==> inputs of build 12 <==
==> flow/design.v <==
`timescale 1ns / 1ps
module frequency_divider
    # ( parameter
        freq = 1000
    )
    (
        input  wire clk100MHz,  
        input  wire rst,        
        output reg  clk_div,    
        output wire tick        
    );
    localparam LOOP_COUNTER_AT = 100_000_000 / freq / 2 ;
    reg [clog2(LOOP_COUNTER_AT)-1:0] count;
    always @( posedge(clk100MHz) )
    begin
        if(rst)
        begin : counter_reset
            count   <= 0;
            clk_div <= 1'b0;
        end
        else
        begin : counter_operate
            if (count == (LOOP_COUNTER_AT - 1))
            begin : counter_loop
                count   <= 0;
                clk_div <= ~clk_div;
            end
            else
            begin : counter_increment
                count   <= count + 1;
                clk_div <= clk_div;
            end
        end
    end
    assign tick = (count == (LOOP_COUNTER_AT - 1)) && !clk_div;
    function integer clog2(input integer number);
        begin
            clog2 = 0;
            while (number)
            begin
                clog2  = clog2 + 1;
                number = number >> 1;
            end
        end
    endfunction
endmodule
`timescale 1ns / 1ps
module clock_managment_unit(
    input wire clk,
    input wire rst,
    output wire clk_100MHz,
    output wire clk_40MHz,
    output wire clk_1KHz,
    output wire tick_40MHz,   
    output wire tick_1KHz     
    );
    frequency_divider 
    #(
        .freq(1000000)   
    )    
    my_1K_divider(
        .clk100MHz(clk),
        .rst(rst),
        .clk_div(clk_1KHz),
        .tick(tick_1KHz)
    );
    frequency_divider 
    #(
        .freq(40000000)
    )    
    my_40M_divider(
        .clk100MHz(clk),
        .rst(rst),
        .clk_div(clk_40MHz),
        .tick(tick_40MHz)
    );
     assign clk_100MHz =clk;
endmodule
`timescale 1ns / 1ps
module sensor_handler(
    input wire clk,
    input wire rst,
    input wire [3:0] sensors,
    output reg [10:0] position
    );
reg [10:0] position_nxt;
always @(posedge clk) begin
    if(rst)
        position <= 0;
    else 
        position <= position_nxt;
end
always @(*) begin
    case(sensors)
    4'b1001:    position_nxt = 500;
    4'b0111:    position_nxt = 1000;
    4'b0011:    position_nxt = 750;
    4'b1110:    position_nxt = 1;
    4'b1100:    position_nxt = 250;
    4'b1011:    position_nxt = 625;
    4'b1101:    position_nxt = 375;
    4'b0001:    position_nxt = 666;
    4'b1000:    position_nxt = 333;
    default:    position_nxt = 1023;    
endcase
end
endmodule
`timescale 1ns / 1ps
module pid(
    input wire clk,
    input wire en,   
    input wire rst,
    input wire [10:0] position,
    input wire kp_sw, ki_sw, kd_sw,  
    output reg [10:0] pid_output
    );
reg signed [10:0] error, error_nxt, error_sum, error_sum_nxt, error_dif, error_dif_nxt, error_prev;
reg signed [12:0] p, p_nxt, i, i_nxt, d, d_nxt;
reg signed [10:0] output_loaded_nxt, output_buf, output_buf_nxt;
localparam  
    K_P      = 1,
    K_P_DEN  = 2,
    K_I      = 5,
    K_I_DEN  = 100,
    K_D      = 1,
    K_D_DEN  = 200,
    TIME_DIV = 100;
always @(posedge clk) begin
    if(rst) begin
        error         <= 0;
        error_sum     <= 0;
        error_dif     <= 0;
        error_prev    <= 0;
        p             <= 0;
        i             <= 0;
        d             <= 0;
        output_buf    <= 0;
        pid_output    <= 0;
    end
    else if(en) begin 
        error         <= error_nxt;
        error_sum     <= error_sum_nxt;
        error_dif     <= error_dif_nxt;
        error_prev    <= error;
        p             <= p_nxt;
        i             <= i_nxt;
        d             <= d_nxt;
        output_buf    <= output_buf_nxt;
        pid_output    <= output_loaded_nxt;
    end
end
always @(*) begin
    error_nxt = 500 - position;
    error_sum_nxt = (error == 0) ? 0 : (error_sum + error);
    error_dif_nxt = error - error_prev;
    p_nxt = kp_sw ? (K_P * error)/K_P_DEN : 0;
    i_nxt = ki_sw ? (K_I * error_sum)/(TIME_DIV * K_I_DEN) : 0;
    d_nxt = kd_sw ? (K_D * error_dif * TIME_DIV)/K_D_DEN : 0;
    output_buf_nxt = p + i + d + 500;
    if(output_buf < 0) output_loaded_nxt = 0;
    else if(output_buf > 1000) output_loaded_nxt = 0;
    else output_loaded_nxt = output_buf;
end
endmodule
`timescale 1ns / 1ps
module servo_handler(
    input  wire clk,
    input  wire en,   
    input  wire rst,
    input  wire [10:0] pid_output,
    output reg  [7:0] servo_l,
    output reg  [7:0] servo_r
    );
reg [7:0] servo_l_nxt;
reg [7:0] servo_r_nxt;
reg [3:0] state,state_nxt;
reg [20:0] counter,counter_nxt;
reg [10:0] pid_buf;
localparam        
    idle              = 3'b000,
    turn_left         = 3'b001,
    turn_right        = 3'b010,
    stop              = 3'b111,
    servo_l_on        = 8'd157,
    servo_r_on        = 8'd137,
    servo_off         = 1'd0;
always @(posedge clk) begin
    if(rst) begin
        servo_l <=0;
        servo_r <=0;
        state   <=0;
        counter <=0;
        pid_buf <=0;
    end
    else if(en) begin
        servo_l <= servo_l_nxt;
        servo_r <= servo_r_nxt;
        state   <= state_nxt;
        counter <= counter_nxt;
        pid_buf <= pid_output;
    end
end
always @(*) begin
    servo_l_nxt = 0;
    servo_r_nxt = 0;
    counter_nxt = 0;
    case (state)
        idle: begin 
            counter_nxt=0;          
            if(pid_buf == 239) begin
                state_nxt =stop;
            end
            else if(pid_buf > 500) begin
                state_nxt=turn_left;
            end  
            else if(pid_buf < 500) begin
                state_nxt=turn_right;
            end
            else begin
                state_nxt=idle;
                servo_l_nxt = servo_l_on;
                servo_r_nxt = servo_r_on; 
            end    
        end      
        turn_right: begin
            counter_nxt=counter+1;
            servo_l_nxt = servo_l_on;
            servo_r_nxt =servo_off;
            if(counter >= pid_buf)
                state_nxt=idle;
            else
                state_nxt=turn_right;
        end
        turn_left: begin
            counter_nxt=counter+1;
            servo_l_nxt = servo_off;
            servo_r_nxt =servo_r_on;
            if(pid_buf < 500 || counter >= pid_buf - 500)
                state_nxt=idle;
            else
                state_nxt=turn_left;
        end
        stop: begin
            servo_l_nxt = servo_off;
            servo_r_nxt =servo_off;
            if(pid_buf == 239)
                state_nxt =stop;
            else 
                state_nxt=idle;
        end     
        default: state_nxt=idle;        
    endcase    
end
endmodule
`timescale 1ns / 1ps
module servo_to_PWM(
   input wire clk,
   input wire rst,
   input wire [7:0] servo_L,
   input wire [7:0] servo_R,
   output reg PWM_L,
   output reg PWM_R
   );
reg PWM_L_nxt;
reg PWM_R_nxt;
reg [19:0] counter,counter_nxt;
reg [20:0] servo_l_mul,servo_r_mul;
reg [7:0] servo_L_buf, servo_R_buf;
always@ (posedge clk) begin
   if(rst) begin
      counter <=0;
      PWM_L   <=0;
      PWM_R   <=0;
   end
   else begin
      counter <=counter_nxt;
      PWM_L   <=PWM_L_nxt;
      PWM_R   <=PWM_R_nxt;
   end
end 
always @* begin
   servo_l_mul =servo_L *1000;
   servo_r_mul =servo_R *1000;
   counter_nxt = counter+1;
   if(counter > 1000000) begin
      counter_nxt=0;
   end
   if(counter > servo_l_mul) begin
      PWM_L_nxt=0;
   end
   else begin
      PWM_L_nxt =1;
   end
   if(counter >servo_r_mul) begin
      PWM_R_nxt=0;
   end
   else begin
      PWM_R_nxt =1;
   end
end 
endmodule
`timescale 1ns / 1ps
module main(
    input wire clk,
    input wire rst,
    input wire [3:0] sensor,
    input wire [2:0] sw,
    output wire [1:0] servo
    );
wire [7:0] Servo_R;
wire [7:0] Servo_L;
wire clk_40MHz;
wire clk_1KHz;
wire clk_100MHz;
wire tick_40MHz;
wire tick_1KHz;
wire [10:0] pid_output, position;
servo_handler my_servo (
    .clk(clk_100MHz),
    .en(tick_1KHz),
    .rst(rst),
    .servo_l(Servo_L),
    .servo_r(Servo_R),
    .pid_output(pid_output)
);       
servo_to_PWM my_PWM(
    .clk(clk_100MHz),
    .rst(rst),
    .servo_L(Servo_L),
    .servo_R(Servo_R),
    .PWM_L(servo[0]),
    .PWM_R(servo[1])
);
clock_managment_unit my_clk(
.clk(clk),
.rst(rst),
.clk_100MHz(clk_100MHz),
.clk_40MHz(clk_40MHz),
.clk_1KHz(clk_1KHz),
.tick_40MHz(tick_40MHz),
.tick_1KHz(tick_1KHz)
);
pid my_pid(
    .kp_sw(sw[0]),
    .ki_sw(sw[1]),
    .kd_sw(sw[2]),
    .clk(clk_100MHz),
    .en(tick_40MHz),
    .rst(rst),
    .position(position),
    .pid_output(pid_output)
);
sensor_handler my_sensors(
    .clk(clk_100MHz),
    .rst(rst),
    .sensors(sensor),
    .position(position)
);
endmodule
==> flow/run.sh <==
#!/bin/bash
# the make line also repeats each setting of config.mk as NAME=value (left out here)
make -C /OpenROAD-flow-scripts/flow DESIGN_CONFIG=/design/flow/config.mk WORK_HOME=/design/flow/orfs CLKGATE_MAP_FILE= finish
==> flow/config.mk <==
export PLATFORM = sky130hd
export DESIGN_NAME = main
export DESIGN_NICKNAME = main
export VERILOG_FILES = /design/flow/design.v
export SDC_FILE = /design/flow/constraint.sdc
export NUM_CORES = 4
export LEC_CHECK = 0
export CAP_MARGIN = 20
export CORE_MARGIN = 2
export CORE_UTILIZATION = 40
export CTS_CLUSTER_DIAMETER = 97
export CTS_CLUSTER_SIZE = 100
export SETUP_SLACK_MARGIN = -1.4
export SLEW_MARGIN = 20
==> flow/constraint.sdc <==
create_clock -name core_clock -period 14.0 [get_ports {clk}]
set_input_delay 2.8000 -clock core_clock [delete_from_list [all_inputs] [get_ports {clk}]]
set_output_delay 2.8000 -clock core_clock [all_outputs]
set_load 0.01 [all_outputs]
==> trial 63: changes against build 12 <==
- ABC_AREA: unset -> 1
- CORE_UTILIZATION: 40 -> 72
- CTS_CLUSTER_DIAMETER: 97 -> unset
- CTS_CLUSTER_SIZE: 100 -> 98
- SETUP_SLACK_MARGIN: -1.4 -> unset
==> flow/constraint.sdc (replaced) <==
create_clock -name core_clock -period 11.3 [get_ports {clk}]
set_input_delay 2.2600 -clock core_clock [delete_from_list [all_inputs] [get_ports {clk}]]
set_output_delay 2.2600 -clock core_clock [all_outputs]
set_load 0.01 [all_outputs]
==> comparison table <==
| quantity | build 12 | trial 63 |
|---|---|---|
| Setup-violating endpoint count in the final report | 5 | 11 |
| Compound-cell area share of the yosys netlist | 0.2657 | 0.1305 |
| CP Buf/Inv Count | 0 | 10 |
| Result of the run | failed layout checks | failed layout checks |
| Violated checks | negative setup slack | negative setup slack |
| Setup slack at placement | 171.7 ps | -576.2 ps |
| XOR/XNOR Area Share | 0.09248 | 0.05214 |
| Final worst-path cycle share | 1.004 | 1.213 |
| Detailed-routing iteration count for the pre-antenna-repair pass | 6 | 15 |
| Hold Path End | my_pid.i[2] | my_servo.pid_buf[5] |
| Floorplan die area | 0.04304 sq mm | 0.02361 sq mm |
| Slew at the pin with the worst max-slew slack | 924.1 ps | 1038 ps |
| Logic gate fraction of the total cell area | 0.6911 | 0.6258 |
| Post-layout instance count excluding filler cells | 2,632 | 2,896 |
| Required time of the worst setup path | 14,290 ps | 11,670 ps |
| Logic area | 0.01231 sq mm | 0.01246 sq mm |
| Flop2flop setup slack | -50 ps | -2400 ps |
| Metal2 WL | 19,850 microns | 26,460 microns |
| Worst-path cell with the longest stage delay | nor3_1 | fa_1 |
| Nets | 2,276 | 2,792 |
| Count of multi-input gates | 1,741 | 1,847 |
| Global-route usage over all layers | 0.1912 | 0.3405 |
| Number of logic inverters in the finished layout | 105 | 379 |
| Worst path depth | 44 | 86 |
